JK:
## agc_ref_correction
module agc_ref_correction(
	input signed [11:0] ip_data, 
	input ip_clock,
	input ip_reset, 
	output [11:0] op_data
); 
	wire signed [11:0] get_op_gain; 
	gain_block gain_block_inst( 
		.ip_data(ip_data), 
		.ip_clock(ip_clock), 
		.ip_reset(ip_reset), 
		.op_data(get_op_gain)
	); 
	wire signed [11:0] get_op_abs; 
	abs_block abs_block_inst(
		.ip_data(get_op_gain), 
		.ip_clock(ip_clock), 
		.ip_reset(ip_reset), 
		.op_data(get_op_abs)
	); 
	wire signed [11:0] get_op_power_est; 
	power_estimation power_estimation_inst( 
		.ip_data(get_op_abs), 
		.ip_clock(ip_clock), 
		.ip_reset(ip_reset), 
		.op_data(get_op_power_est)
	); 
	wire signed [11:0] get_op_gain_error; 
	gain_error gain_error_inst( 
		.ip_data(get_op_power_est), 
		.ip_clock(ip_clock), 
		.ip_reset(ip_reset), 
		.op_data(get_op_gain_error)
	);
	wire signed [11:0] get_op_acc;  
	accumulator accumulator_inst(
		.ip_data(get_op_gain_error), 
		.ip_clock(ip_clock), 
		.ip_reset(ip_reset), 
		.op_data(get_op_acc)
	);
	wire signed [11:0] get_op_product; 
  ...
Size: ~26 I/O pins, roughly 29000 µm² of cells after synthesis.
Settings: LEC_CHECK=0, ABC_AREA=1, CAP_MARGIN=20, CELL_PAD_IN_SITES_DETAIL_PLACEMENT=0, CORE_ASPECT_RATIO=0.57, CORE_MARGIN=2, CORE_UTILIZATION=71, PLACE_DENSITY=0.41, SLEW_MARGIN=20, TNS_END_PERCENT=100; clock period 4.47 ns.
run.sh (not shown) runs the stock make flow with config.mk's settings and CLKGATE_MAP_FILE=.
JK: all stages done; final checks FAILED (setup timing).
The following lists how MS was set up differently from JK:
- removing ABC_AREA (formerly 1)
- changing PLACE_DENSITY from 0.41 to 0.6
- changing CORE_UTILIZATION from 71 to 70
- removing TNS_END_PERCENT (formerly 100)
- removing CORE_ASPECT_RATIO (formerly 0.57)
- removing CELL_PAD_IN_SITES_DETAIL_PLACEMENT (formerly 0)
- changing the clock period (ns, I/O delays scaled along) from 4.47 to 6.04
Notes after the runs:
- Completing all stages was not enough for MS: its layout failed the final checks because of setup timing.
- Against JK, MS comes in 17680 ps higher on final sum of negative setup slack.
- From JK to MS the numbers moved as follows: setup clock skew after layout essentially unchanged, hold slack has increased, clock buffer count from CTS now larger, core utilization went down.
### MS -> AL
- swapping 70 for 40 in CORE_UTILIZATION
- swapping 6.04 for 9.98 in the clock period (ns, I/O delays scaled along)
- In summary, AL completed successfully, with a layout that passed the timing, DRC and antenna checks.
- Diff MS -> AL: via count of the first global-routing pass has decreased, amount of wire on met3 after detailed routing has decreased, cell depth of the worst setup path has increased.
- The final max-slew violation count was comparable across AL and MS.
Here is what was changed in the inputs of TR compared with AL.
- changing CORE_UTILIZATION from 40 to 72
- setting CTS_CLUSTER_SIZE to 43 for the first time
- changing PLACE_DENSITY from 0.6 to 0.79
- setting SETUP_SLACK_MARGIN to 0.22 for the first time
- changing the clock period (ns, I/O delays scaled along) from 9.98 to 7.83
Against AL as the reference, TR delivers a higher number of DRC markers after the initial detailed-route iteration. Row relative area change from synthesis to final layout: TR lower / AL higher. Utilization in TR vs AL: up 35 points. Taking AL as the reference point, the via count of TR rises by about 2.5%. Global-route total usage across every layer for TR: 13 points up relative to AL.
[inputs] PW vs TR
- a deleted PLACE_DENSITY that had been 0.79
- an added PLACE_DENSITY_LB_ADDON of 0.01
- an added ABC_AREA of 1
- a deleted CTS_CLUSTER_SIZE that had been 43
- a deleted SETUP_SLACK_MARGIN that had been 0.22
- a change of the clock period (ns, I/O delays scaled along) from 7.83 to 6.24
Between PW and TR, the latest clock arrival within the worst-skew pair figures differ only marginally.
[PW] flow finished | final checks: failed | reasons: setup timing
The via count reported for PW is higher than the one for TR.
Measured against each other, TR and PW differ in post-layout utilization of the core, the lower figure coming from TR.
PW vs TR — synthesized area climbed by a few percent
The final routed wirelength across all metal layers in PW sits 25% above the value recorded for TR.


exp/willow:
Starting RTL as in the previous note.
export LEC_CHECK = 0
export ABC_AREA = 1
export CAP_MARGIN = 20
export CORE_MARGIN = 2
export CORE_UTILIZATION = 72
export CTS_CLUSTER_DIAMETER = 366
export CTS_CLUSTER_SIZE = 14
export PLACE_DENSITY_LB_ADDON = 0.08
export SETUP_SLACK_MARGIN = 1.71
export SLEW_MARGIN = 20
create_clock -name core_clock -period 6.0 [get_ports {ip_clock}]
[flow] exp/willow | stages: complete | final checks: fail | reason: setup timing
Relative to exp/willow, the following input files were edited for exp/nickel:
- a deleted CTS_CLUSTER_SIZE that had been 14
- a deleted CTS_CLUSTER_DIAMETER that had been 366
- a change of SETUP_SLACK_MARGIN from 1.71 to 1.17
- a change of PLACE_DENSITY_LB_ADDON from 0.08 to 0.01
- a change of the clock period (ns, I/O delays scaled along) from 6.0 to 4.44
Findings:
The layout from exp/nickel, despite a flow that completed every stage, fails the layout checks, with the failing checks listed as setup timing.
Summary of exp/nickel over exp/willow: number of buffers outside the clock class in the layout moved up; wire length +about 23%; total number of clock tree sinks roughly the same.
### exp/nickel -> exp/yarrow
- PLACE_DENSITY_LB_ADDON removed (was 0.01)
- PLACE_DENSITY newly set to 0.6
- ABC_AREA removed (was 1)
- CORE_UTILIZATION changed from 72 to 67
- SETUP_SLACK_MARGIN removed (was 1.17)
- the clock period (ns, I/O delays scaled along) changed from 4.44 to 7.19
### Flow results
From exp/nickel to exp/yarrow the numbers moved as follows: critical path depth went up by 2, instance count of the mapped netlist went down by 365.
exp/yarrow: all stages done; final checks FAILED (setup timing).
Between exp/nickel and exp/yarrow, shortest clock period the worst path allows after layout is higher for exp/yarrow, exp/nickel comes in under that.
exp/yarrow: initial cell density of the core is 5.7 points lower than what exp/nickel reported.
Edits applied to the flow inputs when going from exp/yarrow to exp/delta:
- a deleted PLACE_DENSITY that had been 0.6
- an added SETUP_SLACK_MARGIN of 0.07
- a change of CORE_UTILIZATION from 67 to 61
- a change of the clock period (ns, I/O delays scaled along) from 7.19 to 5.28
==> comparison <==
Nothing crashed in exp/delta and all stages finished; the problem is that the final layout failed, the offending checks being setup timing.
exp/delta ends up with a layout buffer count excluding clock buffers that is 150 higher than in exp/yarrow.
Total wire length | exp/delta above exp/yarrow
The final cell count in exp/delta is 1.07 times that in exp/yarrow.
exp/delta vs exp/yarrow, design area went up by 5.1%.
Comparing exp/yarrow against exp/delta, there is no change at all in multi-input combinational gate total.
The number of instances in the placed design of exp/delta is higher than that of exp/yarrow.
From exp/yarrow to exp/delta the numbers moved as follows: fraction of area in clock buffers and inverters flat; number of global-route vias before repair up 525.
Comparing exp/delta against exp/yarrow, there is no change at all in distinct cell type count after synthesis.


agc_ref_correction again, from the RTL that the note above started with.
export LEC_CHECK = 0
export ABC_AREA = 0
export CAP_MARGIN = 40
export CELL_PAD_IN_SITES_GLOBAL_PLACEMENT = 2
export CORE_MARGIN = 2
export CORE_UTILIZATION = 61
export MIN_ROUTING_LAYER = met2
export PLACE_DENSITY = 0.93
export SETUP_SLACK_MARGIN = 1.37
export SLEW_MARGIN = 20
create_clock -name core_clock -period 6.07 [get_ports {ip_clock}]
The baseline produced a layout that fails on DRC, setup timing.
Edit:
Settings changed: ABC_AREA 0 to default, CAP_MARGIN 40 to 20, CELL_PAD_IN_SITES_GLOBAL_PLACEMENT 2 to default, CORE_UTILIZATION 61 to 50, CTS_CLUSTER_SIZE from default to 43, MIN_ROUTING_LAYER met2 to default, PLACE_DENSITY 0.93 to default, SETUP_SLACK_MARGIN 1.37 to 0.07.
Clock period 6.07 ns to 5.28 ns, I/O delays scaled along.
Result: Now the flow finished with setup timing left; cell area went up by 1.0%; core utilization decreases by 13 points; area after synthesis does not change; sequential share of layout area drops by 0.36 points; cell count increases by about 6.5%; routed wire length falls by 6.5%; global-route usage falls by 16 points.
Edit:
Settings changed: CORE_UTILIZATION 50 to 40, CTS_CLUSTER_SIZE 43 to default, PLACE_DENSITY from default to 0.6, SETUP_SLACK_MARGIN 0.07 to default.
Clock period 5.28 ns to 7.98 ns, I/O delays scaled along.
Effect: Now the flow passed the timing, DRC and antenna checks; critical path depth is unchanged; clock skew decreases by 0.022 ns; sequential share of layout area increases by 2.0 points; final area decreases by 5.6%.
Edit:
Settings changed: ABC_AREA from default to 1, CORE_UTILIZATION 40 to 72, CTS_CLUSTER_SIZE from default to 14, PLACE_DENSITY 0.6 to default, PLACE_DENSITY_LB_ADDON from default to 0.08.
Clock period 7.98 ns to 6.0 ns, I/O delays scaled along.
Result:
- The changed run produced a layout that fails on setup timing
- routed wire length grows by 21%
- sequential cell count does not change
- utilization came out higher by 38 points


agc_ref_correction again, from the RTL that the note above started with.
Design agc_ref_correction, start of the top module:
module agc_ref_correction(
	input signed [11:0] ip_data, 
	input ip_clock,
	input ip_reset, 
	output [11:0] op_data
);
clock: 6.01 ns
lec_check: 0
abc_area: 0
cap_margin: 20
cell_pad_in_sites_detail_placement: 0
core_aspect_ratio: 0.57
core_margin: 2
core_utilization: 71
place_density: 0.65
setup_slack_margin: 1.42
slew_margin: 20
tns_end_percent: 10
The baseline completed, yet does not pass: negative setup slack.
Change:
Settings changed: CORE_ASPECT_RATIO 0.57 to 0.94, PLACE_DENSITY 0.65 to unset, PLACE_DENSITY_LB_ADDON set to 0.27, SETUP_SLACK_MARGIN 1.42 to -0.49.
=>
- The new run finished but failed the layout checks on negative setup slack
- global-route usage climbs by 0.19 points
- wire length increases by 2.1%
- final area climbs by 0.40%
- setup slack got worse by 0.057 ns
- synthesized cell count does not change
- cell count drops by 1.5%
- clock skew increases by 0.016 ns
